==> run E: inputs <==
==> flow/design.v <==
module single_stage_mult(clock, reset, 
                         product_in,  mplier_in,  mcand_in,  bmask_in,  inst_valid_in, dest_reg_in, NPC_in,
                         br_rec_en_1, br_rec_en_2, br_marker_1, br_marker_2, br_mispre_1, br_mispre_2,
                         product_out, mplier_out, mcand_out, bmask_out, inst_valid_out, dest_reg_out, NPC_out);
  input clock, reset, inst_valid_in;
  input [3:0]  bmask_in;
  input [63:0] product_in, mplier_in, mcand_in;
  input [5:0] dest_reg_in;
  input [63:0] NPC_in;
  input br_rec_en_1, br_rec_en_2;
  input [2:0] br_marker_1, br_marker_2;
  input br_mispre_1, br_mispre_2;
  output reg inst_valid_out;
  output reg [3:0]  bmask_out;
  output reg [63:0] mplier_out, mcand_out;
  output reg [5:0] dest_reg_out;
  output reg [63:0] NPC_out;
  output wire [63:0] product_out;
  reg  [63:0] prod_in_reg, partial_prod_reg;
  wire [63:0] partial_product, next_mplier, next_mcand;
  assign product_out = prod_in_reg + partial_prod_reg;
  assign partial_product = mplier_in[15:0] * mcand_in;
  assign next_mplier = {16'b0,mplier_in[63:16]};
  assign next_mcand = {mcand_in[47:0],16'b0};
  always @(posedge clock)
  begin
    prod_in_reg      <= product_in;
    partial_prod_reg <= partial_product;
    mplier_out       <= next_mplier;
    mcand_out        <= next_mcand;
  end
  reg next_inst_valid_out;
  reg [3:0] next_bmask_out;
  always@(*) begin
    next_inst_valid_out = inst_valid_in;
    next_bmask_out       = bmask_in;
    if( br_rec_en_1 & br_mispre_1 & bmask_in[br_marker_1] ) next_inst_valid_out = 0;
    else if( br_rec_en_2 & br_mispre_2 & bmask_in[br_marker_2] ) next_inst_valid_out = 0;
    if( br_rec_en_1 ) next_bmask_out[br_marker_1] = 0;
    if( br_rec_en_2 ) next_bmask_out[br_marker_2] = 0;
  end
  always@(posedge clock)
  begin
    if(reset) begin
      inst_valid_out <= 1'b0;
      bmask_out      <= 0;
      NPC_out        <= 0;
      dest_reg_out   <= 6'd31;
    end
    else begin
      inst_valid_out <= next_inst_valid_out;
      bmask_out      <= next_bmask_out;
      NPC_out        <= NPC_in;
      dest_reg_out   <= dest_reg_in;
    end
  end
endmodule
module eight_stage_mult(clock, reset,
                        mplier, mcand, bmask_in, inst_valid_in, dest_reg_in, NPC_in,
                        br_rec_en_1, br_rec_en_2, br_marker_1, br_marker_2, br_mispre_1, br_mispre_2,
                        bmask_out, product, inst_valid_out, dest_reg_out, NPC_out);
  input clock, reset, inst_valid_in;
  input [5:0] dest_reg_in;
  input [63:0] NPC_in;
  input [3:0]  bmask_in;
  input [63:0] mcand, mplier;
  input br_rec_en_1, br_rec_en_2;
  input [2:0] br_marker_1, br_marker_2;
  input br_mispre_1, br_mispre_2;
  output [3:0]  bmask_out;
  output [63:0] product;
  output inst_valid_out;
  output [5:0] dest_reg_out;
  output [63:0] NPC_out;
  wire [63:0] mcand_out, mplier_out;
  wire [(3*4) -1:0] internal_bmask;
  wire [(3*6) -1:0] internal_dest_reg;
  wire [(3*64)-1:0] internal_products, internal_mcands, internal_mpliers, internal_NPC;
  wire [(3*1)- 1:0] internal_inst_valid_outs;
  single_stage_mult mstage [3:0] 
    (.clock(clock),
     .reset(reset),
     .product_in({internal_products,64'h0}),
     .mplier_in({internal_mpliers,mplier}),
     .mcand_in({internal_mcands,mcand}),
     .bmask_in({internal_bmask, bmask_in}),
     .inst_valid_in({internal_inst_valid_outs,inst_valid_in}),
     .dest_reg_in({internal_dest_reg, dest_reg_in}),
     .NPC_in({internal_NPC, NPC_in}),
     .br_rec_en_1(br_rec_en_1),
     .br_rec_en_2(br_rec_en_2),
     .br_marker_1(br_marker_1),
     .br_marker_2(br_marker_2),
     .br_mispre_1(br_mispre_1),
     .br_mispre_2(br_mispre_2),
     .product_out({product,internal_products}),
     .mplier_out({mplier_out,internal_mpliers}),
     .mcand_out({mcand_out,internal_mcands}),
     .bmask_out({bmask_out, internal_bmask}),
     .inst_valid_out({inst_valid_out,internal_inst_valid_outs}),
     .dest_reg_out({dest_reg_out, internal_dest_reg}),
     .NPC_out({NPC_out, internal_NPC})
    );
endmodule
==> flow/run.sh <==
#!/bin/bash
# the make line also repeats each setting of config.mk as NAME=value (left out here)
make -C /OpenROAD-flow-scripts/flow DESIGN_CONFIG=/design/flow/config.mk WORK_HOME=/design/flow/orfs CLKGATE_MAP_FILE= finish
==> flow/config.mk <==
export PLATFORM = sky130hd
export DESIGN_NAME = eight_stage_mult
export DESIGN_NICKNAME = eight_stage_mult
export VERILOG_FILES = /design/flow/design.v
export SDC_FILE = /design/flow/constraint.sdc
export NUM_CORES = 4
export LEC_CHECK = 0
export ABC_AREA = 1
export CAP_MARGIN = 0
export CORE_MARGIN = 2
export CORE_UTILIZATION = 72
export CTS_CLUSTER_DIAMETER = 237
export CTS_CLUSTER_SIZE = 84
export HOLD_SLACK_MARGIN = -0.07
export PLACE_DENSITY = 0.37
export SETUP_SLACK_MARGIN = 0.94
export SLEW_MARGIN = 20
==> flow/constraint.sdc <==
create_clock -name core_clock -period 3.38 [get_ports {clock}]
set_input_delay 0.6760 -clock core_clock [delete_from_list [all_inputs] [get_ports {clock}]]
set_output_delay 0.6760 -clock core_clock [all_outputs]
set_load 0.01 [all_outputs]
==> run X: changes against run E <==
Settings changed: ABC_AREA 1 to unset, CAP_MARGIN 0 to 20, CORE_UTILIZATION 72 to 32, CTS_CLUSTER_DIAMETER 237 to unset, CTS_CLUSTER_SIZE 84 to unset, HOLD_SLACK_MARGIN -0.07 to unset, PLACE_DENSITY 0.37 to 0.6, SETUP_SLACK_MARGIN 0.94 to unset.
==> flow/constraint.sdc (replaced) <==
create_clock -name core_clock -period 8.44 [get_ports {clock}]
set_input_delay 1.6880 -clock core_clock [delete_from_list [all_inputs] [get_ports {clock}]]
set_output_delay 1.6880 -clock core_clock [all_outputs]
set_load 0.01 [all_outputs]
==> run G: changes against run E <==
Settings changed: ABC_AREA 1 to 0, CAP_MARGIN 0 to 20, CELL_PAD_IN_SITES_DETAIL_PLACEMENT set to 0, CELL_PAD_IN_SITES_GLOBAL_PLACEMENT set to 0, CTS_CLUSTER_DIAMETER 237 to 172, CTS_CLUSTER_SIZE 84 to 14, GPL_ROUTABILITY_DRIVEN set to 1, GPL_TIMING_DRIVEN set to 1, HOLD_SLACK_MARGIN -0.07 to unset, MAX_ROUTING_LAYER set to met4, PLACE_DENSITY 0.37 to 0.65, SETUP_SLACK_MARGIN 0.94 to 1.72.
==> flow/constraint.sdc (replaced) <==
create_clock -name core_clock -period 7.0 [get_ports {clock}]
set_input_delay 1.4000 -clock core_clock [delete_from_list [all_inputs] [get_ports {clock}]]
set_output_delay 1.4000 -clock core_clock [all_outputs]
set_load 0.01 [all_outputs]
==> comparison <==
Run X produced a clean layout. Run E failed in global routing. Run G ran to the end with violations: negative setup slack.
Of run G and run X, run G has the higher routed wire length (gap 19%, measured against run X).
Core utilization: run X is lower than run G (52 points).
Between run X and run G, the lower die size is in run G (gap 120%, measured against run G).
In run X the count of clock-buffer cells in the layout is higher than in run G, by 45.
Between run X and run G, the lower final cell count is in run G (gap 13%, measured against run G).
